==> design.v <==
module s_axi_reg #(
    parameter DATA_WIDTH = 32,
    parameter ADDR_WIDTH = 32,
    parameter BRAM_QUANTITY = 6,
    parameter INTERNAL_ADDR_RANGE = 128,
    parameter ADDR_QUANTITY = 4
) (
    output logic [DATA_WIDTH * BRAM_QUANTITY - 1:0] m_bram_o,
    input                           clk,
    input                           areset,
    input  logic [ADDR_WIDTH - 1:0] awaddr_i,
    input  logic                    awvalid_i,
    output logic                    awready_o,
    input  logic [DATA_WIDTH - 1:0] wdata_i,
    input  logic [             3:0] wstrb_i,
    input  logic                    wvalid_i,
    output logic                    wready_o,
    input  logic [ADDR_WIDTH - 1:0] araddr_i,
    input  logic                    arvalid_i,
    output logic                    arready_o,
    output logic [DATA_WIDTH - 1:0] rdata_o,
    output logic                    rvalid_o,
    input  logic                    rready_i,
    output logic [             1:0] bresp_o,
    output logic                    bvalid_o,
    input  logic                    bready_i,
    input  logic [2:0] master_status_i,
    output logic       status_read_o,
    output logic       master_start_o
);
  logic [DATA_WIDTH - 1:0] BRAM[0 : BRAM_QUANTITY - 1];
  generate
    for (genvar j = 0; j < BRAM_QUANTITY; j++) begin : g_bram_o
      assign m_bram_o[j*DATA_WIDTH +: DATA_WIDTH] = BRAM[j];
    end
  endgenerate
  logic [ADDR_WIDTH - 1:0] write_addr;
  logic [ADDR_WIDTH - 1:0] read_addr;
  logic [DATA_WIDTH - 1:0] wdata_ff;
  logic [DATA_WIDTH - 1:0] rdata_ff;
  logic [             3:0] wstrb_ff;
  logic                    has_addr;
  logic                    has_data;
  logic                    awrite_handshake;
  logic                    write_handshake;
  logic                    resp_handshake;
  logic                    aread_handshake;
  logic                    read_handshake;
  logic                    awcorrect;
  logic                    can_write;
  logic [ADDR_WIDTH - 1:0] write_addr_index;
  assign awrite_handshake = awvalid_i && awready_o;
  assign aread_handshake = arvalid_i && arready_o;
  assign write_handshake = wvalid_i && wready_o;
  assign read_handshake = rvalid_o && rready_i;
  assign awcorrect = write_addr < BRAM_QUANTITY - 1;
  assign write_addr_index = write_addr;
  assign can_write = has_addr && has_data && awcorrect;
  assign rdata_o = rdata_ff;
  always_ff @(posedge clk or negedge areset) begin
    if (~areset) begin
      master_start_o <= '0;
    end else begin
      if (resp_handshake && write_addr == 0 && wdata_ff == 1) begin
        master_start_o <= 1;
      end
      if (master_start_o == 1) begin
        master_start_o <= 0;
      end
    end
  end
  always_ff @(posedge clk or negedge areset) begin
    if (~areset) begin
      awready_o <= 1;
    end else begin
      if (awrite_handshake) begin
        awready_o <= 0;
      end
      if (resp_handshake) begin
        awready_o <= 1;
      end
    end
  end
  always_ff @(posedge clk or negedge areset) begin
    if (~areset) begin
      arready_o <= 1;
    end else begin
      if (aread_handshake) begin
        arready_o <= 0;
      end
      if (read_handshake) begin
        arready_o <= 1;
      end
    end
  end
  always_ff @(posedge clk or negedge areset) begin
    if (~areset) begin
      write_addr <= 0;
    end else begin
      if(awrite_handshake) begin
        write_addr <= (awaddr_i[ADDR_QUANTITY * 4:0] >> 2);
      end
    end
  end
  assign read_addr = (araddr_i[ADDR_QUANTITY * 4:0] >> 2);
  always_ff @(posedge clk or negedge areset) begin
    if (~areset) begin
      wready_o <= 1;
    end else begin
      if (write_handshake) begin
        wready_o <= 0;
      end
      if (resp_handshake) begin
        wready_o <= 1;
      end
    end
  end
  always_ff @(posedge clk or negedge areset) begin
    if (~areset) begin
      rvalid_o <= 0;
    end else begin
      if (aread_handshake) begin
        rvalid_o <= 1;
      end
      if (read_handshake) begin
        rvalid_o <= 0;
      end
    end
  end
  always_ff @(posedge clk or negedge areset) begin
    if (~areset) begin
      wdata_ff <= 0;
      wstrb_ff <= 0;
    end else begin
      if (write_handshake) begin
        wdata_ff <= wdata_i;
        wstrb_ff <= wstrb_i;
      end
    end
  end
  generate
    for (genvar i = 0; i < BRAM_QUANTITY; i++) begin : g_bram
      always_ff @(posedge clk or negedge areset) begin
        if (~areset) begin
          BRAM[i] <= 0;
        end else begin
          if (can_write && write_addr_index == i) begin
            if (wstrb_ff[0] == 1) BRAM[i][7:0] <= wdata_ff[7:0];
            if (wstrb_ff[1] == 1) BRAM[i][(8*1)+7:(8*1)] <= wdata_ff[(8*1)+7:(8*1)];
            if (wstrb_ff[2] == 1) BRAM[i][(8*2)+7:(8*2)] <= wdata_ff[(8*2)+7:(8*2)];
            if (wstrb_ff[3] == 1) BRAM[i][(8*3)+7:(8*3)] <= wdata_ff[(8*3)+7:(8*3)];
          end
        end
      end
    end
  endgenerate
  always_ff @(posedge clk or negedge areset) begin
    if (~areset) begin
      rdata_ff <= 0;
    end else begin
      if (aread_handshake) begin
        rdata_ff <= read_addr < BRAM_QUANTITY - 1 ? BRAM[read_addr[2:0]] : DATA_WIDTH'(master_status_i);
      end
    end
  end
  assign status_read_o = aread_handshake && read_addr >= BRAM_QUANTITY - 1 ? 1 : 0;
  assign resp_handshake = bvalid_o && bready_i;
  always_ff @(posedge clk or negedge areset) begin
    if (~areset) begin
      bvalid_o <= 0;
    end else begin
      if (has_addr && has_data) begin
        bvalid_o <= 1;
      end
      if (resp_handshake) begin
        bvalid_o <= 0;
      end
    end
  end
  always_ff @(posedge clk or negedge areset) begin
    if (~areset) begin
      bresp_o <= 0;
    end else begin
      if (has_addr) begin
        bresp_o <= awcorrect ? 0 : 2;
      end
      if (resp_handshake) begin
        bresp_o <= 0;
      end
    end
  end
  always_ff @(posedge clk or negedge areset) begin
    if (~areset) begin
      has_addr <= 0;
    end else begin
      if (awrite_handshake) begin
        has_addr <= 1;
      end
      if (resp_handshake) begin
        has_addr <= 0;
      end
    end
  end
  always_ff @(posedge clk or negedge areset) begin
    if (~areset) begin
      has_data <= 0;
    end else begin
      if (write_handshake) begin
        has_data <= 1;
      end
      if (resp_handshake) begin
        has_data <= 0;
      end
    end
  end
endmodule
module m_axi_reg #(
    parameter DATA_WIDTH = 32,
    parameter ADDR_WIDTH = 32,
    parameter BRAM_QUANTITY = 6,
    parameter AWSIZE = (DATA_WIDTH >> 3)
) (
    input                           clk,
    input                           areset,
    input  logic [DATA_WIDTH * BRAM_QUANTITY - 1:0] bram_i,
    output logic [             3:0] awid_o,
    output logic [             7:0] awlen_o,
    output logic [             2:0] awsize_o,
    output logic [             1:0] awburst_o,
    output logic [ADDR_WIDTH - 1:0] awaddr_o,
    output logic                    awvalid_o,
    input  logic                    awready_i,
    output logic [             3:0] wid_o,
    output logic [DATA_WIDTH - 1:0] wdata_o,
    output logic [             3:0] wstrb_o,
    output logic                    wlast_o,
    output logic                    wvalid_o,
    input  logic                    wready_i,
    input  logic [             3:0] bid_i,
    input  logic [             1:0] bresp_i,
    input  logic                    bvalid_i,
    output logic                    bready_o,
    output logic [             2:0] master_status_o,
    input  logic                    status_read_i,
    input  logic                    master_start_i
);
  logic [DATA_WIDTH - 1:0]             current_burst_cnt;
  logic [DATA_WIDTH - 1:0]             burst_len;
  logic [             3:0] awid_ff;
  localparam ENABLED = 0, ADDR_W_0 = 1, ADDR_W_1 = 2, LENGTH = 3, INCR_STEP = 4, BTYPE = 5, STATUS = 6;
  logic [DATA_WIDTH - 1:0] BRAM [0 : BRAM_QUANTITY - 1];
  generate
    for (genvar j = 0; j < BRAM_QUANTITY; j++) begin : g_bram_i
      assign BRAM[j] = bram_i[j*DATA_WIDTH +: DATA_WIDTH];
    end
  endgenerate
  logic                     awrite_handshake;
  logic                     write_handshake;
  logic                     response_handshake;
  logic                     is_last_burst;
  logic [DATA_WIDTH - 1:0]  counter_ff;
  logic                     start_transaction;
  logic                     making_transaction;
  logic                     burst_processing;
  logic                     finished_transaction;
  logic                     enabled_last;
  assign awrite_handshake = awvalid_o && awready_i;
  assign write_handshake = wvalid_o && wready_i;
  assign response_handshake = bvalid_i && bready_o;
  assign is_last_burst = current_burst_cnt + 1 >= burst_len;
  assign awid_o = awid_ff;
  assign wid_o = awid_ff;
  always_ff @(posedge clk or negedge areset) begin
    if (~areset) begin
      master_status_o <= '0;
    end else begin
      if(status_read_i) begin
        master_status_o <= '0;
      end
      if(response_handshake) begin
        master_status_o <= { 1'b1, bresp_i };
      end
    end
  end
  always_ff @(posedge clk or negedge areset) begin
    if (~areset) begin
      awid_ff <= '0;
    end else begin
      if(finished_transaction) begin
        awid_ff <= awid_ff + 1;
      end
    end
  end
  assign start_transaction = master_start_i;
  always_ff @(posedge clk or negedge areset) begin
    if (~areset) begin
      making_transaction <= '0;
    end else begin
      if(start_transaction) begin
        making_transaction <= 1;
      end
      if(response_handshake) begin
        making_transaction <= 0;
      end
    end
  end
  always_ff @(posedge clk or negedge areset) begin
    if (~areset) begin
      finished_transaction <= '0;
    end else begin
      if(finished_transaction) begin
        finished_transaction <= 0;
      end
      if(response_handshake) begin
        finished_transaction <= 1;
      end
    end
  end
  always_ff @(posedge clk or negedge areset) begin
    if (~areset) begin
      burst_processing <= 0;
    end else begin
      if(awrite_handshake) begin
        burst_processing <= 1;
      end
      if(wlast_o && write_handshake) begin
        burst_processing <= 0;
      end
    end
  end
  always_ff @(posedge clk or negedge areset) begin
    if (~areset) begin
      awvalid_o <= '0;
    end else begin
      if(start_transaction && !making_transaction) begin
        awvalid_o <= 1;
      end
      if(awrite_handshake) begin
        awvalid_o <= 0;
      end
    end
  end
  assign awaddr_o = ADDR_WIDTH'({ BRAM[ADDR_W_1], BRAM[ADDR_W_0] });
  always_ff @(posedge clk or negedge areset) begin
    if (~areset) begin
      wvalid_o <= '0;
    end else begin
      if(burst_processing && !wvalid_o) 
        wvalid_o <= 1;
      if(write_handshake) 
        wvalid_o <= 0;
    end
  end
  always_ff @(posedge clk or negedge areset) begin
    if (~areset) begin
      wdata_o <= '0;
      wstrb_o <= '1;
    end else begin
      if(awrite_handshake) begin
        wdata_o <= counter_ff;
      end
      if(burst_processing && write_handshake) begin
        wdata_o <= counter_ff + BRAM[INCR_STEP];
      end
    end
  end
  always_ff @(posedge clk or negedge areset) begin
    if (~areset) begin
      bready_o <= '0;
    end else begin
      if(awrite_handshake) begin
        bready_o <= 1;
      end
      if(response_handshake) begin
        bready_o <= 0;
      end
    end
  end
  always_ff @(posedge clk or negedge areset) begin
    if (~areset) begin
      awburst_o <= 0;
      awsize_o <= 'b010;
    end else begin
      if(start_transaction)
      begin
        awburst_o <= 2'b01;
        awsize_o <= 3'b010;
      end
    end
  end
  always_ff @(posedge clk or negedge areset) begin
    if (~areset) begin
      awlen_o <= 0;
    end else begin
      if(start_transaction) begin
        awlen_o <= 8'((BRAM[LENGTH] / AWSIZE) - 1);
      end
    end
  end
  assign wlast_o = is_last_burst;
  assign burst_len = DATA_WIDTH'(awlen_o) + 1;
  always_ff @(posedge clk or negedge areset) begin
    if (~areset) begin
      current_burst_cnt <= 0;
    end else begin
      if(start_transaction && !making_transaction) begin
        current_burst_cnt <= 0;
      end
      if(burst_processing && write_handshake) begin
        if(is_last_burst) 
          current_burst_cnt <= 0;
        else 
          current_burst_cnt <= current_burst_cnt + 1;
      end
    end
  end
  always_ff @(posedge clk or negedge areset) begin
    if (~areset) begin
      counter_ff <= '0;
    end else begin
      if(burst_processing && write_handshake) begin
        counter_ff <= counter_ff + BRAM[INCR_STEP];
      end
      if(finished_transaction) begin
        counter_ff <= '0;
      end
    end
  end
endmodule
module master_top#(
    parameter DATA_WIDTH = 32,
    parameter ADDR_WIDTH = 32,
    parameter BRAM_QUANTITY = 6,
    parameter INTERNAL_ADDR_RANGE = 128
)(
    input                           clk,
    input                           areset,
    input  logic [             3:0] awid_i,
    input  logic [ADDR_WIDTH - 1:0] awaddr_i,
    input  logic                    awvalid_i,
    output logic                    awready_o,
    input  logic [             3:0] wid_i,
    input  logic [DATA_WIDTH - 1:0] wdata_i,
    input  logic [             3:0] wstrb_i,
    input  logic                    wlast_i,
    input  logic                    wvalid_i,
    output logic                    wready_o,
    input  logic [             3:0] arid_i,
    input  logic [ADDR_WIDTH - 1:0] araddr_i,
    input  logic                    arvalid_i,
    output logic                    arready_o,
    output logic [             3:0] rid_o,
    output logic [DATA_WIDTH - 1:0] rdata_o,
    output logic                    rlast_o,
    output logic                    rvalid_o,
    input  logic                    rready_i,
    output logic [             3:0] bid_o,
    output logic [             1:0] bresp_o,
    output logic                    bvalid_o,
    input  logic                    bready_i,
    output logic [             3:0] m_awid_o,
    output logic [             7:0] m_awlen_o,
    output logic [             2:0] m_awsize_o,
    output logic [             1:0] m_awburst_o,
    output logic [ADDR_WIDTH - 1:0] m_awaddr_o,
    output logic                    m_awvalid_o,
    input  logic                    m_awready_i,
    output logic [             3:0] m_wid_o,
    output logic [DATA_WIDTH - 1:0] m_wdata_o,
    output logic [             3:0] m_wstrb_o,
    output logic                    m_wlast_o,
    output logic                    m_wvalid_o,
    input  logic                    m_wready_i,
    input  logic [             3:0] m_bid_i,
    input  logic [             1:0] m_bresp_i,
    input  logic                    m_bvalid_i,
    output logic                    m_bready_o
);
wire [DATA_WIDTH * BRAM_QUANTITY - 1:0] m_bram;
assign rid_o   = 4'd0;
assign bid_o   = 4'd0;
assign rlast_o = 1'b1;
wire [             2:0] master_status;
wire                    master_start;
wire                    status_read;
s_axi_reg #(
    .DATA_WIDTH (DATA_WIDTH),
    .ADDR_WIDTH (ADDR_WIDTH),
    .BRAM_QUANTITY (BRAM_QUANTITY),
    .INTERNAL_ADDR_RANGE (INTERNAL_ADDR_RANGE)
) axi_slave_0
(
    .clk            (clk),
    .areset         (areset),
    .m_bram_o       (m_bram),
    .awaddr_i       (awaddr_i),
    .awvalid_i      (awvalid_i),
    .awready_o      (awready_o),
    .wdata_i        (wdata_i),
    .wstrb_i        (wstrb_i),
    .wvalid_i       (wvalid_i),
    .wready_o       (wready_o),
    .bresp_o        (bresp_o),
    .bvalid_o       (bvalid_o),
    .araddr_i       (araddr_i),
    .arvalid_i      (arvalid_i),
    .rready_i       (rready_i),
    .bready_i       (bready_i),
    .arready_o      (arready_o),
    .rvalid_o       (rvalid_o),
    .rdata_o        (rdata_o),
    .master_status_i(master_status),
    .status_read_o  (status_read),
    .master_start_o (master_start)
);
m_axi_reg #(
    .DATA_WIDTH (DATA_WIDTH),
    .ADDR_WIDTH (ADDR_WIDTH),
    .BRAM_QUANTITY (BRAM_QUANTITY)
) axi_master_0
(
    .clk            (clk),
    .areset         (areset),
    .bram_i         (m_bram),
    .awid_o         (m_awid_o),
    .awlen_o        (m_awlen_o),
    .awsize_o       (m_awsize_o),
    .awburst_o      (m_awburst_o),
    .awaddr_o       (m_awaddr_o),
    .awvalid_o      (m_awvalid_o),
    .awready_i      (m_awready_i),
    .wid_o          (m_wid_o),
    .wdata_o        (m_wdata_o),
    .wstrb_o        (m_wstrb_o),
    .wlast_o        (m_wlast_o),
    .wvalid_o       (m_wvalid_o),
    .wready_i       (m_wready_i),
    .bid_i          (m_bid_i),
    .bresp_i        (m_bresp_i),
    .bvalid_i       (m_bvalid_i),
    .bready_o       (m_bready_o),
    .master_status_o(master_status),
    .status_read_i  (status_read),
    .master_start_i (master_start)
);
endmodule
==> run.sh <==
#!/bin/bash
# the make line also repeats each setting of config.mk as NAME=value (left out here)
make -C /OpenROAD-flow-scripts/flow DESIGN_CONFIG=/design/flow/config.mk WORK_HOME=/design/flow/orfs CLKGATE_MAP_FILE= finish
==> config.mk <==
export PLATFORM = sky130hd
export DESIGN_NAME = master_top
export DESIGN_NICKNAME = master_top
export VERILOG_FILES = /design/flow/design.v
export SDC_FILE = /design/flow/constraint.sdc
export NUM_CORES = 4
export LEC_CHECK = 0
export CAP_MARGIN = 20
export CELL_PAD_IN_SITES_DETAIL_PLACEMENT = 1
export CORE_ASPECT_RATIO = 1.21
export CORE_MARGIN = 2
export CORE_UTILIZATION = 59
export GPL_ROUTABILITY_DRIVEN = 1
export GPL_TIMING_DRIVEN = 0
export MIN_ROUTING_LAYER = met1
export PLACE_DENSITY_LB_ADDON = 0.14
export SETUP_SLACK_MARGIN = 0.17
export SLEW_MARGIN = 20
export TNS_END_PERCENT = 85
==> constraint.sdc <==
create_clock -name core_clock -period 4.46 [get_ports {clk}]
set_input_delay 0.8920 -clock core_clock [delete_from_list [all_inputs] [get_ports {clk}]]
set_output_delay 0.8920 -clock core_clock [all_outputs]
set_load 0.01 [all_outputs]
==> results.ini, run 1 <==
[yosys]
fa_ha_area_frac = 0.0295
xor_share = 0.0254
ys_area_mm2 = 0.0193
logic_family = multiplexers
ys_types = 75
ys.flops = 402
synth_cells = 1743
simple_gate_area_frac = 0.0989
top_area_frac = 0.517
ys_seq_frac = 0.521
syn_area_mm2 = 0.0193
synth_top_cell_by_area = dfrtp_1
ys_sh_mux = 0.160
compound_area_frac = 0.127
async_flop_share = 1.00
edf_count = 0
ys_cells = 1743
ys_warn_count = 4
synthMostInstantiatedCell = dfrtp_1
top_cells_by_area = dfrtp_1 52%, mux2_2 13%, a21oi_1 3.4%
syn_avg_cell_area_um2 = 11.1
common_cells = 399 x dfrtp_1, 216 x mux2_2, 159 x nand2_1
synthFlopType = dfrtp_1

[die]
dieArea_mm2 = 0.0342
coreArea_mm2 = 0.0321
fp.dieH_um = 203
io_pins = 270
fp.dieW_um = 168
initCoreUtil = 0.602
rows = 72

[clock_network]
clock_sinks = 402
ctsRootBufferMaster = clkbuf_16
postCtsHoldBufs = 0
clockBufferDepth = 3
htreeDepth = 2
cts_buffers = 42

[status]
status = aborted with a tool error
error_line = [ERROR GRT-0232] Routing congestion too high. Check the congestion heatmap in the GUI.
haltStage = global routing (5_1_grt)

[place]
port_buffers = 198
dp.cells = 2368
place_hpwl_mm = 52.5
place.gp.congestion = 0.951

[global_route]
grt_usage = 0.797
grt_overflow = 209

-- repair_timing --
item,in CTS
gates resized,26
pin swaps,9
setup buffers,13
endpoints found under the setup margin,1
-- layer usage --
metal,overflow,track usage
met5,2,0.194
met4,111,0.846
met3,4,0.634
met2,89,0.957
met1,3,0.799
-- metrics by stage --
stage               hold WS (ns)  power [W]  utilization  setup WS, ns  cell area, µm²
CTS                        0.262    0.00972        0.734        0.0232           23500
detailed placement         0.452    0.00601        0.685        -0.198           22000
global placement           0.439    0.00581        0.682        -14.54           21900
floorplan                  0.429    0.00506            -         0.896           19400
==> inputs of run 2 (changes only) <==
- CELL_PAD_IN_SITES_DETAIL_PLACEMENT: 1 -> unset
- CORE_ASPECT_RATIO: 1.21 -> unset
- CORE_UTILIZATION: 59 -> 40
- GPL_ROUTABILITY_DRIVEN: 1 -> unset
- GPL_TIMING_DRIVEN: 0 -> unset
- MIN_ROUTING_LAYER: met1 -> unset
- PLACE_DENSITY: unset -> 0.6
- PLACE_DENSITY_LB_ADDON: 0.14 -> unset
- SETUP_SLACK_MARGIN: 0.17 -> unset
- TNS_END_PERCENT: 85 -> unset
- clock period: 4.46 -> 9.37 ns (I/O delays scaled with it)
==> results.ini, run 2 <==
[worst_setup_path]
worstSetupStartpoint = axi_master_0.current_burst_cnt[2]
cp_num_cells = 12
reg2reg_slack_ns = 5.86
start_kind = flop
endpoint = m_wlast_o
worstReg2RegEnd = axi_master_0.current_burst_cnt[8]
crit_chain = and3_2 > and3_1 > nand2_1 > xnor2_1 > ha_1 > a21o_1 > a21oi_1 > o2111ai_1 > nor4_1 > o211ai_1 > or3_1 > clkdlybuf4s50_1
path_delay_family = simple AND/OR/NAND/NOR gates
crit_type = flop to output pin
crit_buf_inv = 1
reg2regPathDepth = 12
critPathCaptureType = output pin
timing.rr.start = axi_master_0.current_burst_cnt[2]
cp_slowest_cell = clkdlybuf4s50_1
required_ns = 7.50
max_stage_delay_ns = 0.51
crit_arrival_ns = 4.16
cp_max_fo = 10

[die]
fp.dieH_um = 224
initCoreUtil = 0.405
io_pins = 270
fp.dieW_um = 224
coreArea_mm2 = 0.0477
rows = 80
dieArea_mm2 = 0.0501

[power_and_ir_drop]
comb_power_share = 0.117
internal_power_w = 0.00330
swShare = 0.272
p_leak_nw = 11.0
total_power_w = 0.00453
p_comb_w = 0.000530
clkPwrFrac = 0.401
p_sw_w = 0.00123
p_seq_frac = 0.482
powerSeq_w = 0.00218
powerDensity_mw_per_mm2 = 196
power_leader = registers
ir_drop_uv = 127
p_clk_w = 0.00182

[cells_and_area]
stdcell_area_mm2 = 0.0232
logic_area_mm2 = 0.00859
final.fill_count = 4351
final_util = 0.485
flop_area_mm2 = 0.0101
areaGrowthSynthToFinish_pct = 20.0
nets = 2064

[clock_network]
clockBufferDepth = 3
clock_sinks = 402
cts_resized = 0
cts_tree = yes
postCtsHoldBufs = 0
cts.clk_slew.worst_paths_ns = 0.06
clkLatencyLatePin_ns = 0.57
htreeDepth = 2
ctsRootBufferMaster = clkbuf_16
cts_setup_buffers = 0
cts_buffers = 45

[sta]
worst_slew_pin_slew_ns = 1.06
setup_viol = 0
slew_headroom = 0.289
rsz0062_at_grt = false
maxSlewViolCount = 0
max_freq_mhz = 166
hold_slack_ns = 0.376
totalNegativeSetupSlack_ns = 0
finalHoldViolCount = 0
fin_crit_sh = 0.644
layout_min_cycle_time_ns = 6.04
fin_skew_ns = 0.0135

[global_route]
grt_overflow = 0
grt_max_degree = 108
antenna_found_initial = 0
grt_pass1_vias = 14219
grt_usage = 0.210
grt_pass1_wl_mm = 82.3

[yosys]
ys_seq_frac = 0.521
async_flop_share = 1.00
synthMostInstantiatedCell = dfrtp_1
simple_gate_area_frac = 0.0989
top_cells_by_area = dfrtp_1 52%, mux2_2 13%, a21oi_1 3.4%
syn_avg_cell_area_um2 = 11.1
ys_cells = 1743
syn_area_mm2 = 0.0193
ys_warn_count = 4
ys_types = 75
ys_sh_mux = 0.160
synthFlopType = dfrtp_1
fa_ha_area_frac = 0.0295
ys.flops = 402
edf_count = 0
synth_cells = 1743
common_cells = 399 x dfrtp_1, 216 x mux2_2, 159 x nand2_1
logic_family = multiplexers
top_area_frac = 0.517
xor_share = 0.0254
ys_area_mm2 = 0.0193
synth_top_cell_by_area = dfrtp_1
compound_area_frac = 0.127

[min_path]
hp-start = axi_slave_0.BRAM[5][4]
hold_class = flop to flop
worstHoldPathCells = 0
holdPathEnd = axi_slave_0.BRAM[5][4]

[route]
vias = 14094
via_per_inst = 5.56
drtIter0Drc = 983
ant_nets = 0
antenna-diode-count = 0
drc_errors = 0
firstDrtPassIters = 5
wire_per_inst_um = 20.6
wirelength_mm = 52.1

[run]
maxCapViolCount = 0
warnings = 79

[place]
place.gp.congestion = 0.879
place_hpwl_mm = 36.1
port_buffers = 200
dpl_cell_area_mm2 = 0.0217

[status]
status = finished clean

[run 2: cell type report]
cell class                      count  share of cell area
Timing Repair Buffer              216              0.0914
Clock inverter                     16             0.00988
Tap cell                          615              0.0332
Multi-Input combinational cell   1194               0.371
Inverter                           31             0.00502
Sequential cell                   402               0.434
Clock buffer                       61              0.0556
[run 2: stage by stage]
stage / std cells / setup slack (ns)
finish: 2535 / 3.33
global placement: 2458 / 3.88
CTS: 2535 / 3.23
floorplan: 1759 / 4.82
detailed placement: 2458 / 3.87
global route: 2535 / 3.08
[run 2: layer usage]
metal,vias to the layer above,track usage,share of wire
li1,6565,-,-
met1,7084,0.298,0.46
met2,372,0.333,0.46
met3,73,0.0341,0.050
met4,0,0.0624,0.023
met5,-,0,0
==> inputs of run 3 (changes only) <==
- SETUP_SLACK_MARGIN: unset -> -0.54
- clock period: 9.37 -> 5.86 ns (I/O delays scaled with it)
==> results.ini, run 3 <==
[power_and_ir_drop]
p_leak_nw = 11.0
power_leader = registers
p_seq_frac = 0.478
clkPwrFrac = 0.406
internal_power_w = 0.00533
comb_power_share = 0.116
p_comb_w = 0.000846
powerSeq_w = 0.00349
swShare = 0.270
p_clk_w = 0.00296
p_sw_w = 0.00197
powerDensity_mw_per_mm2 = 314
ir_drop_uv = 216

[route]
ant_nets = 0
wirelength_mm = 52.0
wire_per_inst_um = 20.5
vias = 14079
via_per_inst = 5.54
firstDrtPassIters = 5
drc_errors = 0
drtIter0Drc = 1051

[worst_setup_path]
crit_arrival_ns = 4.19
required_ns = 4.69
cp_max_fo = 10
reg2regPathDepth = 12
path_delay_family = simple AND/OR/NAND/NOR gates
max_stage_delay_ns = 0.51
cp_slowest_cell = clkdlybuf4s50_1
worstSetupStartpoint = axi_master_0.current_burst_cnt[2]
endpoint = m_wlast_o
critPathCaptureType = output pin
crit_chain = and3_2 > and3_1 > nand2_1 > xnor2_1 > ha_1 > a21o_1 > a21oi_1 > o2111ai_1 > nor4_1 > o211ai_1 > or3_1 > clkdlybuf4s50_1
timing.rr.start = axi_master_0.current_burst_cnt[2]
cp_num_cells = 12
reg2reg_slack_ns = 2.34
worstReg2RegEnd = axi_master_0.current_burst_cnt[0]
crit_type = flop to output pin
start_kind = flop
crit_buf_inv = 1

[yosys]
top_area_frac = 0.517
xor_share = 0.0254
simple_gate_area_frac = 0.0989
syn_area_mm2 = 0.0193
common_cells = 399 x dfrtp_1, 216 x mux2_2, 159 x nand2_1
fa_ha_area_frac = 0.0295
ys_sh_mux = 0.160
synthMostInstantiatedCell = dfrtp_1
ys_types = 75
ys.flops = 402
edf_count = 0
top_cells_by_area = dfrtp_1 52%, mux2_2 13%, a21oi_1 3.4%
ys_cells = 1743
ys_warn_count = 4
syn_avg_cell_area_um2 = 11.1
logic_family = multiplexers
async_flop_share = 1.00
ys_area_mm2 = 0.0193
synth_cells = 1743
ys_seq_frac = 0.521
synth_top_cell_by_area = dfrtp_1
compound_area_frac = 0.127
synthFlopType = dfrtp_1

[cells_and_area]
final_util = 0.487
nets = 2065
areaGrowthSynthToFinish_pct = 20.4
finalNonFillerCells = 2542
stdcell_area_mm2 = 0.0232

[global_route]
antenna_found_initial = 3
grt_max_degree = 131
grt_pass1_vias = 13678
grt_pass1_wl_mm = 80.8
grt_usage = 0.207
grt_overflow = 0

[sta]
layout_min_cycle_time_ns = 5.36
slew_headroom = 0.316
layout_setup_ws_ns = 0.501
maxSlewViolCount = 0
setup_viol = 0
totalNegativeSetupSlack_ns = 0
rsz0062_at_grt = false
worst_slew_pin_slew_ns = 1.02
max_freq_mhz = 187
fin_crit_sh = 0.914
fin_skew_ns = 0.0179
finalHoldViolCount = 0

[die]
io_pins = 270
fp.dieH_um = 224
coreArea_mm2 = 0.0477
fp.dieW_um = 224
rows = 80
dieArea_mm2 = 0.0501
initCoreUtil = 0.405

[clock_network]
clkLatencyLatePin_ns = 0.59
ctsRootBufferMaster = clkbuf_16
cts_setup_buffers = 0
cts_tree = yes
htreeDepth = 2
cts.clk_slew.worst_paths_ns = 0.06
clock_sinks = 402
clockBufferDepth = 3
cts_resized = 0
cts_buffers = 44
postCtsHoldBufs = 0

[place]
dp.cells = 2460
dpl_cell_area_mm2 = 0.0217
place.gp.congestion = 0.882
port_buffers = 200
place_hpwl_mm = 36.3
pre_cts_ws_ns = 1.10

[min_path]
worstHoldPathCells = 0
hold_class = flop to flop
hp-start = axi_slave_0.BRAM[5][21]
holdPathEnd = axi_slave_0.BRAM[5][21]

[run]
maxCapViolCount = 0
warnings = 86

[status]
status = finished clean

==> run 3: layout make-up <==
| type | count | area, µm² |
|---|---|---|
| diodes | 1 | 2.50 |
| clock buffers | 67 | 1350 |
| clock inverters | 14 | 203 |
| fillers | 4323 | 24500 |
| inverters | 31 | 116 |
| multi-input cells | 1194 | 8590 |
| flip-flops and latches | 402 | 10100 |
| well taps | 615 | 769 |
| repair buffers | 218 | 2160 |
==> run 3: per-layer routing <==
layer / vias to the layer above / track usage / routed length (µm) / part of all wire
met3: 73 / 0.0464 / 3060 / 0.059
met5: - / 0 / 13 / 0.00025
li1: 6568 / - / - / -
met1: 7046 / 0.293 / 24000 / 0.46
met2: 390 / 0.322 / 23800 / 0.46
met4: 2 / 0.0559 / 1190 / 0.023
==> run 3: per-stage QoR <==
| step | power, W | hold slack [ns] |
|---|---|---|
| final | 0.00729 | 0.375 |
| after global routing | 0.00760 | 0.389 |
| after CTS | 0.00737 | 0.381 |
| after detailed placement | 0.00440 | 0.368 |
| after global placement | 0.00437 | 0.364 |
| after floorplan | 0.00385 | 0.429 |
==> inputs of run 4 (changes only) <==
- CORE_ASPECT_RATIO: unset -> 0.91
- CORE_UTILIZATION: 40 -> 72
- CTS_CLUSTER_DIAMETER: unset -> 27
- CTS_CLUSTER_SIZE: unset -> 98
- PLACE_DENSITY: 0.6 -> 0.37
- SETUP_SLACK_MARGIN: -0.54 -> 1.44
- TNS_END_PERCENT: unset -> 10
- clock period: 5.86 -> 6.17 ns (I/O delays scaled with it)
==> results.ini, run 4 <==
[run]
warnings = 85
maxCapViolCount = 0

[worst_setup_path]
crit_buf_inv = 2
required_ns = 4.94
crit_top_cell = or3_4
cp_num_cells = 11
path_delay_family = simple AND/OR/NAND/NOR gates
worstReg2RegEnd = axi_master_0.wdata_o[25]
cp_slowest_cell = dfrtp_1
reg2regPathDepth = 10
reg2reg_slack_ns = 2.60
max_stage_delay_ns = 0.42
timing.rr.start = axi_slave_0.BRAM[4][1]
crit_arrival_ns = 3.43
critPathCaptureType = output pin
crit_chain = ha_4 > nand2_4 > or3_4 > buf_4 > mux2_2 > o22ai_1 > nand4_1 > nor4_2 > o211ai_1 > or3_4 > clkbuf_2
endpoint = m_wlast_o
crit_type = flop to output pin
start_kind = flop
worstSetupStartpoint = axi_master_0.current_burst_cnt[0]
cp_max_fo = 5

[power_and_ir_drop]
p_clk_w = 0.00429
powerDensity_mw_per_mm2 = 352
p_sw_w = 0.00232
swShare = 0.273
total_power_w = 0.00851
powerSeq_w = 0.00335
p_comb_w = 0.000864
clkPwrFrac = 0.504
ir_drop_uv = 420
p_seq_frac = 0.394
power_leader = clock
p_leak_nw = 11.6
internal_power_w = 0.00618
comb_power_share = 0.102

[route]
drc_errors = 0
vias = 15974
firstDrtPassIters = 8
via_per_inst = 6.81
drtIter0Drc = 2081
wire_per_inst_um = 25.1
ant_nets = 0
wirelength_mm = 58.9

[yosys]
logic_family = multiplexers
ys_sh_mux = 0.160
compound_area_frac = 0.127
synth_top_cell_by_area = dfrtp_1
common_cells = 399 x dfrtp_1, 216 x mux2_2, 159 x nand2_1
fa_ha_area_frac = 0.0295
ys_warn_count = 4
syn_avg_cell_area_um2 = 11.1
synth_cells = 1743
synthFlopType = dfrtp_1
ys.flops = 402
ys_types = 75
simple_gate_area_frac = 0.0989
ys_cells = 1743
async_flop_share = 1.00
ys_area_mm2 = 0.0193
xor_share = 0.0254
synthMostInstantiatedCell = dfrtp_1
ys_seq_frac = 0.521
top_area_frac = 0.517
syn_area_mm2 = 0.0193
top_cells_by_area = dfrtp_1 52%, mux2_2 13%, a21oi_1 3.4%
edf_count = 0

[sta]
worst_slew_pin_slew_ns = 1.24
rsz0062_at_grt = false
slew_headroom = 0.170
fin_skew_ns = 0.0269
totalNegativeSetupSlack_ns = 0
finalHoldViolCount = 0
layout_setup_ws_ns = 1.51
setup_viol = 0
fin_crit_sh = 0.755
max_freq_mhz = 215
layout_min_cycle_time_ns = 4.66
maxSlewViolCount = 0

[place]
pre_cts_ws_ns = 1.46
place_hpwl_mm = 32.9
port_buffers = 200
dpl_cell_area_mm2 = 0.0214
place.gp.congestion = 0.884

[die]
rows = 57
initCoreUtil = 0.728
fp.dieH_um = 160
coreArea_mm2 = 0.0265
dieArea_mm2 = 0.0282
fp.dieW_um = 176
io_pins = 270

[global_route]
grt_usage = 0.422
grt_pass1_vias = 16485
globalRouteMet1Util = 0.533
antenna_found_initial = 0
grt_overflow = 0
use_met2 = 0.673
grt_pass1_wl_mm = 91.6
grt_max_degree = 151
grt_util_met3 = 0.103
grt_busiest_layer = met2

[clock_network]
clockBufferDepth = 3
cts_tree = yes
ctsRootBufferMaster = clkbuf_16
clock_sinks = 402
cts_buffers = 76
cts.clk_slew.worst_paths_ns = 0.05
htreeDepth = 3
clkLatencyLatePin_ns = 0.58
postCtsHoldBufs = 0

[min_path]
holdPathEnd = axi_slave_0.BRAM[5][6]
hp-start = axi_slave_0.BRAM[5][6]
worstHoldPathCells = 0
hold_class = flop to flop

[cells_and_area]
areaGrowthSynthToFinish_pct = 25.2
stdcell_area_mm2 = 0.0242
nets = 2105
flop_area_mm2 = 0.0101
final.fill_count = 1003
logic_area_mm2 = 0.00867

[status]
status = finished clean

-- run 4: what timing repair did --
action,CTS,global route
buffers inserted,8,1
pin swaps,3,4
gates resized,12,13
endpoints found under the setup margin,1,1
-- run 4: final cells by class --
class                           instances  share of cell area
Sequential cell                       402               0.417
Inverter                               31             0.00481
Antenna cell                            1            0.000104
Multi-Input combinational cell       1194               0.359
Timing Repair Buffer                  226              0.0917
Clock inverter                         38              0.0202
Clock buffer                           99              0.0899
Tap cell                              354              0.0183
-- run 4: layer usage --
layer | share of wire | wire (µm)
met5 | 0 | 0
met4 | 0.054 | 3180
met3 | 0.099 | 5840
met2 | 0.48 | 28100
met1 | 0.37 | 21800
-- run 4: through the flow --
stage / std cells / hold slack [ns] / utilization
6_report: 2345 / 0.374 / 0.911
2_1_floorplan: 1759 / 0.429 / -
4_1_cts: 2343 / 0.377 / 0.909
3_5_place_dp: 2198 / 0.366 / 0.805
3_3_place_gp: 2198 / 0.364 / 0.805
5_1_grt: 2344 / 0.382 / 0.911
==> inputs of run 5 (changes only) <==
- CORE_ASPECT_RATIO: 0.91 -> unset
- CTS_CLUSTER_DIAMETER: 27 -> unset
- CTS_CLUSTER_SIZE: 98 -> 35
- PLACE_DENSITY: 0.37 -> 0.65
- SETUP_SLACK_MARGIN: 1.44 -> -0.32
- TNS_END_PERCENT: 10 -> unset
- clock period: 6.17 -> 3.29 ns (I/O delays scaled with it)
==> results.ini, run 5 <==
[worst_setup_path]
cp_slowest_cell = dfrtp_1
path_delay_family = simple AND/OR/NAND/NOR gates
required_ns = 2.63
max_stage_delay_ns = 0.43
reg2reg_slack_ns = 0.01
worstReg2RegEnd = axi_master_0.wdata_o[29]
cp_num_cells = 12
crit_chain = ha_4 > nand2_4 > nor2_4 > and3_4 > xor2_4 > ha_4 > a21oi_2 > o2111ai_2 > nor4_2 > o211ai_1 > or3_1 > buf_2
critPathCaptureType = output pin
crit_arrival_ns = 3.29
timing.rr.start = axi_slave_0.BRAM[4][4]
crit_top_cell = ha_4
endpoint = m_wlast_o
crit_type = flop to output pin
reg2regPathDepth = 10
cp_max_fo = 3
start_kind = flop
worstSetupStartpoint = axi_master_0.current_burst_cnt[1]
crit_buf_inv = 1

[route]
drc_errors = 0
drt-met1-wl_mm = 21.1
firstDrtPassIters = 6
wire_per_inst_um = 25.7
via_per_inst = 6.92
drtIter0Drc = 2109
antenna-diode-count = 0
wl_met3_mm = 6.81
wl_met2_mm = 28.9
vias = 16193
wirelength_mm = 60.2
ant_nets = 0
dr.max_layer_used = met5

[sta]
finalHoldViolCount = 0
fin_skew_ns = 0.0317
slew_headroom = 0.314
layout_setup_ws_ns = -0.661
worst_slew_pin_slew_ns = 1.03
fin_crit_sh = 1.20
rsz0062_at_grt = true
layout_min_cycle_time_ns = 3.95
maxSlewViolCount = 0
hold_slack_ns = 0.159
setup_viol = 1
max_freq_mhz = 253

[yosys]
async_flop_share = 1.00
top_cells_by_area = dfrtp_1 52%, mux2_2 13%, a21oi_1 3.4%
syn_area_mm2 = 0.0193
ys_cells = 1743
ys.flops = 402
ys_area_mm2 = 0.0193
synthMostInstantiatedCell = dfrtp_1
syn_avg_cell_area_um2 = 11.1
common_cells = 399 x dfrtp_1, 216 x mux2_2, 159 x nand2_1
logic_family = multiplexers
ys_warn_count = 4
xor_share = 0.0254
ys_types = 75
compound_area_frac = 0.127
ys_seq_frac = 0.521
edf_count = 0
fa_ha_area_frac = 0.0295
simple_gate_area_frac = 0.0989
top_area_frac = 0.517
ys_sh_mux = 0.160
synthFlopType = dfrtp_1
synth_cells = 1743
synth_top_cell_by_area = dfrtp_1

[place]
port_buffers = 200
place.gp.congestion = 0.898
pre_cts_ws_ns = -0.459
place_hpwl_mm = 36.3

[die]
rows = 59
coreArea_mm2 = 0.0262
fp.dieH_um = 168
initCoreUtil = 0.737
io_pins = 270
fp.dieW_um = 168
dieArea_mm2 = 0.0282

[status]
so.violations = setup timing
status = failed layout checks

[clock_network]
htreeDepth = 2
clockBufferDepth = 3
clock_sinks = 402
cts_tree = yes
postCtsHoldBufs = 0
cts_buffers = 41
cts.clk_slew.worst_paths_ns = 0.06
ctsRootBufferMaster = clkbuf_16
clkLatencyLatePin_ns = 0.55

[power_and_ir_drop]
ir_drop_uv = 664
clkPwrFrac = 0.389
p_comb_w = 0.00166
power_leader = registers
powerDensity_mw_per_mm2 = 551
comb_power_share = 0.127
swShare = 0.285
p_seq_frac = 0.484
p_clk_w = 0.00505
p_sw_w = 0.00370
p_leak_nw = 11.4
internal_power_w = 0.00931
powerSeq_w = 0.00630

[cells_and_area]
final.fill_count = 986
nets = 2148
areaGrowthSynthToFinish_pct = 22.2

[global_route]
grt_usage = 0.425
grt_pass1_wl_mm = 93.1
grt_max_degree = 89
grt_pass1_vias = 16694
grt_overflow = 0
antenna_found_initial = 0

[run]
maxCapViolCount = 0
warnings = 82

[min_path]
hold_class = input port to async pin

==> run 5: metrics by stage <==
stage / std cells / utilization / setup TNS (ns) / cell area [µm²] / power [W]
2_1_floorplan: 1759 / - / -0.0405 / 19400 / 0.00686
3_3_place_gp: 2262 / 0.839 / -0.327 / 22000 / 0.00771
3_5_place_dp: 2262 / 0.839 / -0.459 / 22000 / 0.00785
4_1_cts: 2338 / 0.895 / -0.642 / 23400 / 0.0129
5_1_grt: 2341 / 0.901 / -1.10 / 23600 / 0.0133
6_report: 2341 / 0.901 / -0.661 / 23600 / 0.0130
==> run 5: timing repair <==
action / CTS / global route
setup buffers: 1 / 3
pin swaps: 5 / 12
resized: 10 / 19
setup endpoints to repair: 1 / 1
endpoints found under the hold margin: 0 / 0
==> run 5: routing by layer <==
metal,vias to the layer above,GRT usage
met3,346,0.105
met5,-,0
met2,1321,0.697
met1,7793,0.533
li1,6731,-
met4,2,0.213
==> run 5: layout make-up <==
cell class,instances,area [µm²],area share
clock inverters,18,273,0.0116
clock buffers,57,1160,0.0490
multi-input cells,1194,8740,0.370
inverters,31,116,0.00493
well taps,335,419,0.0178
repair buffers,304,2840,0.120
flip-flops and latches,402,10100,0.426
==> inputs of run 6 (changes only) <==
- ABC_AREA: unset -> 1
- CAP_MARGIN: 20 -> 5
- CELL_PAD_IN_SITES_DETAIL_PLACEMENT: unset -> 0
- CORE_ASPECT_RATIO: unset -> 0.87
- CORE_MARGIN: 2 -> 3
- CORE_UTILIZATION: 72 -> 71
- CTS_CLUSTER_SIZE: 35 -> 73
- GPL_ROUTABILITY_DRIVEN: unset -> 1
- MIN_ROUTING_LAYER: unset -> met1
- PLACE_DENSITY: 0.65 -> unset
- SETUP_SLACK_MARGIN: -0.32 -> 0.5
- SLEW_MARGIN: 20 -> 0
- TNS_END_PERCENT: unset -> 85
- clock period: 3.29 -> 1.73 ns (I/O delays scaled with it)
==> results.ini, run 6 <==
[place]
place_hpwl_mm = 50.0
port_buffers = 200
place.gp.congestion = 1.04
dpl_cell_area_mm2 = 0.0247

[die]
fp.dieH_um = 160
rows = 55
dieArea_mm2 = 0.0294
coreArea_mm2 = 0.0265
initCoreUtil = 0.734
io_pins = 270
fp.dieW_um = 183

[yosys]
synth_top_cell_by_area = dfrtp_1
synth_cells = 2352
synthFlopType = dfrtp_1
ys_sh_mux = 0.00212
logic_family = simple AND/OR/NAND/NOR gates
syn_area_mm2 = 0.0195
simple_gate_area_frac = 0.229
common_cells = 680 x nand2_1, 399 x dfrtp_1, 268 x o21ai_0
async_flop_share = 1.00
synthMostInstantiatedCell = nand2_1
ys.flops = 402
fa_ha_area_frac = 0.0293
ys_warn_count = 4
top_cells_by_area = dfrtp_1 51%, nand2_1 13%, o21ai_0 6.9%
xor_share = 0.0171
ys_types = 49
ys_area_mm2 = 0.0195
top_area_frac = 0.513
ys_cells = 2352
edf_count = 0
compound_area_frac = 0.137
ys_seq_frac = 0.517
syn_avg_cell_area_um2 = 8.27

[status]
error_line = [ERROR DPL-0038] Utilization greater than 100%, impossible to legalize
haltStage = clock tree synthesis (4_1_cts)
status = aborted with a tool error

==> run 6: stage by stage <==
| stage | hold slack (ns) | total power (W) | setup slack, ns | cells |
|---|---|---|---|---|
| after floorplan | 0.0504 | 0.0155 | -0.703 | 2368 |
| after global placement | 0.340 | 0.0184 | -1.15 | 3061 |
| after detailed placement | 0.348 | 0.0190 | -1.46 | 3061 |
==> inputs of run 7 (changes only) <==
- CAP_MARGIN: 5 -> 25
- CELL_PAD_IN_SITES_DETAIL_PLACEMENT: 0 -> unset
- CELL_PAD_IN_SITES_GLOBAL_PLACEMENT: unset -> 3
- CORE_ASPECT_RATIO: 0.87 -> 1.09
- CORE_UTILIZATION: 71 -> 64
- CTS_CLUSTER_SIZE: 73 -> unset
- GPL_ROUTABILITY_DRIVEN: 1 -> unset
- GPL_TIMING_DRIVEN: unset -> 0
- HOLD_SLACK_MARGIN: unset -> -0.03
- MAX_ROUTING_LAYER: unset -> met4
- MIN_ROUTING_LAYER: met1 -> met2
- SETUP_SLACK_MARGIN: 0.5 -> unset
- SLEW_MARGIN: 0 -> 20
- TNS_END_PERCENT: 85 -> 20
- clock period: 1.73 -> 7.47 ns (I/O delays scaled with it)
==> results.ini, run 7 <==
[yosys]
compound_area_frac = 0.137
synth_top_cell_by_area = dfrtp_1
edf_count = 0
synthFlopType = dfrtp_1
async_flop_share = 1.00
logic_family = simple AND/OR/NAND/NOR gates
top_area_frac = 0.513
ys_cells = 2352
xor_share = 0.0171
fa_ha_area_frac = 0.0293
syn_avg_cell_area_um2 = 8.27
ys_seq_frac = 0.517
top_cells_by_area = dfrtp_1 51%, nand2_1 13%, o21ai_0 6.9%
ys_sh_mux = 0.00212
ys_area_mm2 = 0.0195
simple_gate_area_frac = 0.229
synth_cells = 2352
synthMostInstantiatedCell = nand2_1
common_cells = 680 x nand2_1, 399 x dfrtp_1, 268 x o21ai_0
ys_warn_count = 4
ys_types = 49
syn_area_mm2 = 0.0195
ys.flops = 402

[die]
initCoreUtil = 0.651
fp.dieW_um = 173
rows = 66
fp.dieH_um = 188
dieArea_mm2 = 0.0325
coreArea_mm2 = 0.0299

[status]
haltStage = global placement without I/O (3_1_place_gp_skip_io)
error_line = [ERROR GPL-0301] Utilization 142.127 % exceeds 100%.
status = aborted with a tool error

==> inputs of run 8 (changes only) <==
- ABC_AREA: 1 -> unset
- CAP_MARGIN: 25 -> 20
- CELL_PAD_IN_SITES_GLOBAL_PLACEMENT: 3 -> unset
- CORE_ASPECT_RATIO: 1.09 -> unset
- CORE_MARGIN: 3 -> 2
- CORE_UTILIZATION: 64 -> 72
- CTS_CLUSTER_SIZE: unset -> 13
- GPL_TIMING_DRIVEN: 0 -> unset
- HOLD_SLACK_MARGIN: -0.03 -> unset
- MAX_ROUTING_LAYER: met4 -> unset
- MIN_ROUTING_LAYER: met2 -> unset
- PLACE_DENSITY: unset -> 0.92
- SETUP_SLACK_MARGIN: unset -> -0.3
- TNS_END_PERCENT: 20 -> unset
- clock period: 7.47 -> 3.26 ns (I/O delays scaled with it)
==> results.ini, run 8 <==
[power_and_ir_drop]
p_clk_w = 0.00471
ir_drop_uv = 676
powerSeq_w = 0.00637
p_sw_w = 0.00371
p_seq_frac = 0.500
p_leak_nw = 11.4
swShare = 0.292
clkPwrFrac = 0.370
comb_power_share = 0.130
powerDensity_mw_per_mm2 = 542
power_leader = registers
p_comb_w = 0.00165
internal_power_w = 0.00902
total_power_w = 0.0127

[die]
coreArea_mm2 = 0.0262
initCoreUtil = 0.737
io_pins = 270
fp.dieW_um = 168
rows = 59
dieArea_mm2 = 0.0282
fp.dieH_um = 168

[place]
place_hpwl_mm = 37.4
dp.cells = 2256
place.gp.congestion = 0.908
pre_cts_ws_ns = -0.452
port_buffers = 200
dpl_cell_area_mm2 = 0.0220

[worst_setup_path]
cp_num_cells = 12
worstReg2RegEnd = axi_master_0.current_burst_cnt[3]
cp_max_fo = 3
reg2reg_slack_ns = -0.06
start_kind = flop
timing.rr.start = axi_master_0.current_burst_cnt[0]
reg2regPathDepth = 16
crit_buf_inv = 3
cp_slowest_cell = dfrtp_1
critPathCaptureType = output pin
crit_type = flop to output pin
worstSetupStartpoint = axi_master_0.current_burst_cnt[0]
endpoint = m_wlast_o
path_delay_family = AND-OR/OR-AND gates
crit_arrival_ns = 3.28
required_ns = 2.61
max_stage_delay_ns = 0.42
crit_chain = ha_4 > buf_4 > buf_4 > xor2_1 > ha_1 > a21o_1 > a21o_1 > a21o_2 > a21oi_2 > o211ai_1 > or3_1 > buf_2

[run]
maxCapViolCount = 0
warnings = 79

[status]
status = failed layout checks
so.violations = setup timing

[cells_and_area]
finalNonFillerCells = 2337
final.fill_count = 1061
flop_area_mm2 = 0.0101
logic_area_mm2 = 0.00871
stdcell_area_mm2 = 0.0235
areaGrowthSynthToFinish_pct = 21.5
nets = 2149

[route]
wire_per_inst_um = 26.0
ant_nets = 0
wl_met3_mm = 6.82
vias = 16405
antenna-diode-count = 0
drt-met1-wl_mm = 21.5
wl_met2_mm = 28.4
wirelength_mm = 60.8
via_per_inst = 7.02
drc_errors = 0
drtIter0Drc = 2225
firstDrtPassIters = 9
dr.max_layer_used = met4

[global_route]
grt_max_degree = 85
grt_pass1_vias = 16605
grt_overflow = 0
grt_usage = 0.432
antenna_found_initial = 0
grt_pass1_wl_mm = 94.1

[sta]
fin_crit_sh = 1.21
fin_skew_ns = 0.0221
slew_headroom = 0.353
setup_viol = 4
maxSlewViolCount = 0
max_freq_mhz = 254
layout_setup_ws_ns = -0.670
layout_min_cycle_time_ns = 3.93
worst_slew_pin_slew_ns = 0.967
rsz0062_at_grt = true
totalNegativeSetupSlack_ns = -0.742
finalHoldViolCount = 0

[yosys]
synth_top_cell_by_area = dfrtp_1
syn_avg_cell_area_um2 = 11.1
edf_count = 0
xor_share = 0.0254
ys_area_mm2 = 0.0193
synthFlopType = dfrtp_1
ys_seq_frac = 0.521
synth_cells = 1743
logic_family = multiplexers
syn_area_mm2 = 0.0193
top_area_frac = 0.517
ys_cells = 1743
ys_types = 75
ys.flops = 402
synthMostInstantiatedCell = dfrtp_1
compound_area_frac = 0.127
async_flop_share = 1.00
top_cells_by_area = dfrtp_1 52%, mux2_2 13%, a21oi_1 3.4%
ys_warn_count = 4
fa_ha_area_frac = 0.0295
ys_sh_mux = 0.160
common_cells = 399 x dfrtp_1, 216 x mux2_2, 159 x nand2_1
simple_gate_area_frac = 0.0989

[min_path]
hold_class = input port to async pin

[clock_network]
clkLatencyLatePin_ns = 0.56
ctsRootBufferMaster = clkbuf_16
clockBufferDepth = 3
postCtsHoldBufs = 0
cts.clk_slew.worst_paths_ns = 0.06
cts_buffers = 41
htreeDepth = 2
cts_tree = yes
clock_sinks = 402

==> run 8: cell type report <==
type | instances | share of cell area
well taps | 335 | 0.0179
clock buffers | 59 | 0.0501
inverters | 31 | 0.00496
flip-flops and latches | 402 | 0.429
repair buffers | 305 | 0.122
multi-input cells | 1194 | 0.371
clock inverters | 11 | 0.00560
==> run 8: metrics by stage <==
step / hold WS (ns) / util
floorplan: 0.356 / -
global placement: 0.364 / 0.838
detailed placement: 0.368 / 0.838
CTS: 0.144 / 0.889
global route: 0.163 / 0.896
finish: 0.123 / 0.896
==> run 8: what timing repair did <==
action	CTS	global route
endpoints found under the setup margin	1	4
hold endpoints to repair	0	0
gates resized	10	16
pin swaps	4	14
buffers inserted	2	9
==> run 8: layer usage <==
layer,vias to the layer above,GRT usage
met5,-,0
met3,402,0.105
met4,0,0.233
li1,6730,-
met2,1342,0.692
met1,7931,0.549
==> inputs of run 9 (changes only) <==
- CELL_PAD_IN_SITES_DETAIL_PLACEMENT: unset -> 0
- CORE_ASPECT_RATIO: unset -> 0.88
- CTS_CLUSTER_SIZE: 13 -> 40
- GPL_ROUTABILITY_DRIVEN: unset -> 1
- HOLD_SLACK_MARGIN: unset -> -0.09
- MIN_ROUTING_LAYER: unset -> met1
- PLACE_DENSITY: 0.92 -> 0.65
- SETUP_SLACK_MARGIN: -0.3 -> -0.26
- TNS_END_PERCENT: unset -> 85
- clock period: 3.26 -> 3.28 ns (I/O delays scaled with it)
==> results.ini, run 9 <==
[sta]
layout_min_cycle_time_ns = 3.98
rsz0062_at_grt = true
hold_slack_ns = 0.0886
finalHoldViolCount = 0
maxSlewViolCount = 0
worst_slew_pin_slew_ns = 0.796
max_freq_mhz = 251
fin_crit_sh = 1.21
layout_setup_ws_ns = -0.697
setup_viol = 1
fin_skew_ns = 0.0336
slew_headroom = 0.470

[yosys]
ys_cells = 1743
syn_area_mm2 = 0.0193
edf_count = 0
ys_sh_mux = 0.160
simple_gate_area_frac = 0.0989
ys.flops = 402
ys_seq_frac = 0.521
logic_family = multiplexers
ys_area_mm2 = 0.0193
top_area_frac = 0.517
top_cells_by_area = dfrtp_1 52%, mux2_2 13%, a21oi_1 3.4%
synthMostInstantiatedCell = dfrtp_1
synth_cells = 1743
async_flop_share = 1.00
common_cells = 399 x dfrtp_1, 216 x mux2_2, 159 x nand2_1
synth_top_cell_by_area = dfrtp_1
xor_share = 0.0254
syn_avg_cell_area_um2 = 11.1
ys_types = 75
compound_area_frac = 0.127
ys_warn_count = 4
synthFlopType = dfrtp_1
fa_ha_area_frac = 0.0295

[global_route]
grt_usage = 0.410
grt_max_degree = 81
grt_pass1_wl_mm = 88.7
grt_overflow = 0
grt_pass1_vias = 16211
antenna_found_initial = 2

[die]
fp.dieW_um = 179
initCoreUtil = 0.729
io_pins = 270
dieArea_mm2 = 0.0282
coreArea_mm2 = 0.0265
fp.dieH_um = 158
rows = 56

[worst_setup_path]
max_stage_delay_ns = 0.42
timing.rr.start = axi_slave_0.BRAM[4][4]
crit_type = flop to output pin
worstSetupStartpoint = axi_master_0.current_burst_cnt[0]
reg2regPathDepth = 10
cp_num_cells = 12
endpoint = m_wlast_o
crit_chain = and2_4 > and3_4 > nand2_4 > xnor2_4 > ha_4 > a21o_1 > a21oi_4 > o2111ai_2 > nor4_1 > o211ai_1 > or3_1 > buf_2
reg2reg_slack_ns = 0.01
cp_slowest_cell = dfrtp_1
cp_max_fo = 3
start_kind = flop
critPathCaptureType = output pin
crit_buf_inv = 1
required_ns = 2.62
worstReg2RegEnd = axi_master_0.wdata_o[29]
path_delay_family = simple AND/OR/NAND/NOR gates
crit_arrival_ns = 3.32

[place]
pre_cts_ws_ns = -0.393
place.gp.congestion = 0.914
place_hpwl_mm = 36.7
port_buffers = 200

[power_and_ir_drop]
internal_power_w = 0.00890
p_clk_w = 0.00460
powerSeq_w = 0.00629
p_comb_w = 0.00163
clkPwrFrac = 0.367
p_leak_nw = 11.4
p_sw_w = 0.00362
power_leader = registers
p_seq_frac = 0.503
swShare = 0.289
powerDensity_mw_per_mm2 = 533
comb_power_share = 0.130
ir_drop_uv = 577

[min_path]
hold_class = input port to async pin

[route]
via_per_inst = 6.77
wirelength_mm = 57.9
drc_errors = 0
drtIter0Drc = 1743
vias = 15924
ant_nets = 0
wire_per_inst_um = 24.6
firstDrtPassIters = 6

[clock_network]
cts_buffers = 39
clockBufferDepth = 3
cts.clk_slew.worst_paths_ns = 0.07
clkLatencyLatePin_ns = 0.56
htreeDepth = 2
ctsRootBufferMaster = clkbuf_16
clock_sinks = 402
cts_tree = yes

[cells_and_area]
logic_area_mm2 = 0.00874
areaGrowthSynthToFinish_pct = 21.7
nets = 2147
final.fill_count = 1202
flop_area_mm2 = 0.0101

[status]
status = failed layout checks
so.violations = setup timing

[run]
warnings = 81
maxCapViolCount = 0

-- run 9: timing repair --
item / 4_1_cts / 5_1_grt
endpoints found under the hold margin: 0 / 0
hold buffers: 0 / 0
pin swaps: 7 / 14
resized: 15 / 16
setup buffers: 3 / 5
endpoints found under the setup margin: 1 / 2
-- run 9: layer usage --
metal / global-route usage / part of all wire
met1: 0.523 / 0.37
met2: 0.661 / 0.48
met3: 0.103 / 0.10
met4: 0.202 / 0.052
met5: 0 / 0.00019
-- run 9: cell type report --
cell class,count,share of cell area
clock inverter,10,0.00596
sequential,402,0.428
timing repair buffer,305,0.121
clock buffer,60,0.0487
inverter,31,0.00495
multi-input combinational,1194,0.372
tap,348,0.0185
antenna,1,0.000106
-- run 9: metrics by stage --
step,utilization,setup TNS (ns),cells,power [W],area (µm²)
after detailed placement,0.831,-0.393,2272,0.00787,22000
after global placement,0.831,-0.322,2272,0.00773,22000
after global routing,0.887,-1.27,2350,0.0129,23500
after CTS,0.882,-0.656,2345,0.0125,23300
final,0.887,-0.697,2351,0.0125,23500
after floorplan,-,-0.0485,1759,0.00688,19400
==> inputs of run 10 (changes only) <==
- ABC_AREA: unset -> 0
- CELL_PAD_IN_SITES_DETAIL_PLACEMENT: 0 -> 1
- CELL_PAD_IN_SITES_GLOBAL_PLACEMENT: unset -> 0
- CORE_ASPECT_RATIO: 0.88 -> unset
- CORE_UTILIZATION: 72 -> 67
- CTS_CLUSTER_SIZE: 40 -> 84
- GPL_TIMING_DRIVEN: unset -> 0
- HOLD_SLACK_MARGIN: -0.09 -> unset
- MIN_ROUTING_LAYER: met1 -> unset
- PLACE_DENSITY: 0.65 -> unset
- PLACE_DENSITY_LB_ADDON: unset -> 0.17
- SETUP_SLACK_MARGIN: -0.26 -> unset
- SLEW_MARGIN: 20 -> 15
- TNS_END_PERCENT: 85 -> unset
- clock period: 3.28 -> 6.58 ns (I/O delays scaled with it)
==> results.ini, run 10 <==
[yosys]
ys.flops = 402
logic_family = multiplexers
synthFlopType = dfrtp_1
top_cells_by_area = dfrtp_1 52%, mux2_2 13%, a21oi_1 3.4%
ys_sh_mux = 0.160
syn_area_mm2 = 0.0193
ys_seq_frac = 0.521
simple_gate_area_frac = 0.0989
synthMostInstantiatedCell = dfrtp_1
async_flop_share = 1.00
fa_ha_area_frac = 0.0295
common_cells = 399 x dfrtp_1, 216 x mux2_2, 159 x nand2_1
compound_area_frac = 0.127
ys_types = 75
synth_cells = 1743
ys_area_mm2 = 0.0193
synth_top_cell_by_area = dfrtp_1
ys_warn_count = 4
top_area_frac = 0.517
syn_avg_cell_area_um2 = 11.1
xor_share = 0.0254
ys_cells = 1743
edf_count = 0

[die]
fp.dieW_um = 174
rows = 62
fp.dieH_um = 174
dieArea_mm2 = 0.0302
coreArea_mm2 = 0.0285
initCoreUtil = 0.677
io_pins = 270

[place]
place.gp.congestion = 0.948
port_buffers = 198

[status]
haltStage = detailed placement (3_5_place_dp)
error_line = [ERROR DPL-0033] detailed placement checks failed during check placement.
status = aborted with a tool error

-- run 10: metrics by stage --
stage	power [W]	TNS, ns	instances	cell area, µm²
floorplan	0.00343	0	1759	19400
global placement	0.00391	-5053.51	2341	21800
==> inputs of run 11 (changes only) <==
- ABC_AREA: 0 -> unset
- CAP_MARGIN: 20 -> 5
- CELL_PAD_IN_SITES_DETAIL_PLACEMENT: 1 -> 0
- CELL_PAD_IN_SITES_GLOBAL_PLACEMENT: 0 -> unset
- CORE_ASPECT_RATIO: unset -> 1.21
- CORE_MARGIN: 2 -> 3
- CORE_UTILIZATION: 67 -> 71
- CTS_CLUSTER_SIZE: 84 -> unset
- GPL_TIMING_DRIVEN: 0 -> unset
- MIN_ROUTING_LAYER: unset -> met1
- PLACE_DENSITY_LB_ADDON: 0.17 -> unset
- SETUP_SLACK_MARGIN: unset -> 0.17
- SLEW_MARGIN: 15 -> 20
- TNS_END_PERCENT: unset -> 85
- clock period: 6.58 -> 2.22 ns (I/O delays scaled with it)
==> results.ini, run 11 <==
[yosys]
xor_share = 0.0254
synthFlopType = dfrtp_1
ys_warn_count = 4
top_cells_by_area = dfrtp_1 52%, mux2_2 13%, a21oi_1 3.4%
logic_family = multiplexers
ys_sh_mux = 0.160
ys.flops = 402
syn_avg_cell_area_um2 = 11.1
ys_cells = 1743
simple_gate_area_frac = 0.0989
compound_area_frac = 0.127
ys_seq_frac = 0.521
synth_top_cell_by_area = dfrtp_1
common_cells = 399 x dfrtp_1, 216 x mux2_2, 159 x nand2_1
ys_area_mm2 = 0.0193
synth_cells = 1743
synthMostInstantiatedCell = dfrtp_1
syn_area_mm2 = 0.0193
edf_count = 0
ys_types = 75
fa_ha_area_frac = 0.0295
top_area_frac = 0.517
async_flop_share = 1.00

[place]
dpl_cell_area_mm2 = 0.0237
place.gp.congestion = 0.923
place_hpwl_mm = 42.4
port_buffers = 200

[die]
io_pins = 270
coreArea_mm2 = 0.0264
initCoreUtil = 0.731
rows = 65
fp.dieW_um = 156
dieArea_mm2 = 0.0292
fp.dieH_um = 187

[status]
status = aborted with a tool error
error_line = [ERROR DPL-0033] detailed placement checks failed during check placement.
haltStage = clock tree synthesis (4_1_cts)

-- run 11: through the flow --
step / utilization / hold slack [ns] / power [W] / worst slack, ns / cells
2_1_floorplan: - / 0.148 / 0.0102 / -0.748 / 1759
3_3_place_gp: 0.896 / 0.365 / 0.0115 / -1.25 / 2436
3_5_place_dp: 0.896 / 0.368 / 0.0118 / -1.35 / 2436
==> inputs of run 12 (changes only) <==
- CAP_MARGIN: 5 -> 20
- CELL_PAD_IN_SITES_DETAIL_PLACEMENT: 0 -> 1
- CORE_MARGIN: 3 -> 2
- CORE_UTILIZATION: 71 -> 22
- GPL_TIMING_DRIVEN: unset -> 0
- HOLD_SLACK_MARGIN: unset -> 0.01
- PLACE_DENSITY: unset -> 0.41
- clock period: 2.22 -> 4.46 ns (I/O delays scaled with it)
==> results.ini, run 12 <==
[status]
status = finished clean

[route]
firstDrtPassIters = 5
drtIter0Drc = 704
vias = 14969
wl_met3_mm = 3.07
wl_met2_mm = 35.0
wire_per_inst_um = 21.8
drc_errors = 0
dr.max_layer_used = met5
ant_nets = 0
wirelength_mm = 70.1
drt-met1-wl_mm = 29.7
via_per_inst = 4.65

[global_route]
grt_usage = 0.154
antenna_found_initial = 3
grt_max_degree = 92
grt_pass1_wl_mm = 104
grt_overflow = 0
grt_pass1_vias = 15999

[yosys]
synth_cells = 1743
ys_seq_frac = 0.521
xor_share = 0.0254
ys_warn_count = 4
top_cells_by_area = dfrtp_1 52%, mux2_2 13%, a21oi_1 3.4%
compound_area_frac = 0.127
ys_sh_mux = 0.160
syn_avg_cell_area_um2 = 11.1
ys.flops = 402
top_area_frac = 0.517
common_cells = 399 x dfrtp_1, 216 x mux2_2, 159 x nand2_1
simple_gate_area_frac = 0.0989
ys_types = 75
syn_area_mm2 = 0.0193
ys_area_mm2 = 0.0193
ys_cells = 1743
edf_count = 0
logic_family = multiplexers
synthFlopType = dfrtp_1
synthMostInstantiatedCell = dfrtp_1
async_flop_share = 1.00
synth_top_cell_by_area = dfrtp_1
fa_ha_area_frac = 0.0295

[run]
maxCapViolCount = 0
warnings = 79

[worst_setup_path]
critPathCaptureType = output pin
required_ns = 3.57
max_stage_delay_ns = 0.49
cp_num_cells = 10
crit_type = flop to output pin
timing.rr.start = axi_slave_0.write_addr[11]
crit_top_cell = or3_4
crit_chain = ha_4 > nand2_4 > or3_4 > or4_4 > a21oi_2 > a31oi_1 > nor4_2 > o211ai_1 > or3_4 > buf_6
endpoint = m_wlast_o
worstReg2RegEnd = axi_slave_0.BRAM[0][26]
cp_slowest_cell = or4_4
worstSetupStartpoint = axi_master_0.current_burst_cnt[1]
path_delay_family = simple AND/OR/NAND/NOR gates
cp_max_fo = 5
crit_buf_inv = 1
crit_arrival_ns = 3.37
start_kind = flop
reg2regPathDepth = 6
reg2reg_slack_ns = 0.88

[power_and_ir_drop]
powerDensity_mw_per_mm2 = 396
ir_drop_uv = 229
p_leak_nw = 11.4
p_sw_w = 0.00289
p_seq_frac = 0.472
power_leader = registers
p_clk_w = 0.00389
comb_power_share = 0.132
swShare = 0.295
powerSeq_w = 0.00463
clkPwrFrac = 0.396
internal_power_w = 0.00692
p_comb_w = 0.00129

[place]
dp.cells = 3111
place.gp.congestion = 0.859
port_buffers = 198
place_hpwl_mm = 53.2

[sta]
max_freq_mhz = 235
slew_headroom = 0.309
totalNegativeSetupSlack_ns = 0
setup_viol = 0
rsz0062_at_grt = true
fin_skew_ns = 0.0212
maxSlewViolCount = 0
fin_crit_sh = 0.955
worst_slew_pin_slew_ns = 1.03
layout_min_cycle_time_ns = 4.26
finalHoldViolCount = 0

[clock_network]
clockBufferDepth = 3
postCtsHoldBufs = 0
clock_sinks = 402
clkLatencyLatePin_ns = 0.60
cts_tree = yes
cts.clk_slew.worst_paths_ns = 0.06
cts_buffers = 47
htreeDepth = 2
ctsRootBufferMaster = clkbuf_16

[die]
rows = 119
dieArea_mm2 = 0.0902
fp.dieH_um = 330
initCoreUtil = 0.222
io_pins = 270
coreArea_mm2 = 0.0870
fp.dieW_um = 273

[cells_and_area]
areaGrowthSynthToFinish_pct = 28.4
finalNonFillerCells = 3218
nets = 2205
final_util = 0.285

[min_path]
hold_class = input port to async pin

[run 12: layout make-up]
| cell class | instances | area [µm²] |
|---|---|---|
| Fill cell | 9752 | 62100 |
| Sequential cell | 402 | 10100 |
| Multi-Input combinational cell | 1194 | 8730 |
| Timing Repair Buffer | 223 | 2280 |
| Tap cell | 1149 | 1440 |
| Clock buffer | 64 | 1350 |
| Buffer | 132 | 622 |
| Clock inverter | 22 | 194 |
| Inverter | 31 | 116 |
| Antenna cell | 1 | 2.50 |
[run 12: timing repair]
item / in CTS / in global routing
hold endpoints to repair: 0 / 0
setup buffers: 9 / 11
pin swaps: 7 / 7
setup endpoints to repair: 1 / 1
gates resized: 24 / 16
cloned: 0 / 0
[run 12: stage by stage]
stage	total power, W	hold slack, ns	cell area (µm²)	worst slack, ns
after floorplan	0.00506	0.429	19400	0.896
after global placement	0.00598	0.439	22800	-15.97
after detailed placement	0.00604	0.447	22900	-0.372
after CTS	0.00999	0.282	24600	-0.00200
after global routing	0.0103	0.302	24800	0.0467
final	0.00981	0.272	24800	0.199
[run 12: routing by layer]
metal / vias to the layer above / global-route usage
met5: - / 0
met3: 97 / 0.0260
met1: 7680 / 0.189
met2: 355 / 0.271
li1: 6835 / -
met4: 2 / 0.0533
No activity file was given, so power comes from the tool's default toggle rates.
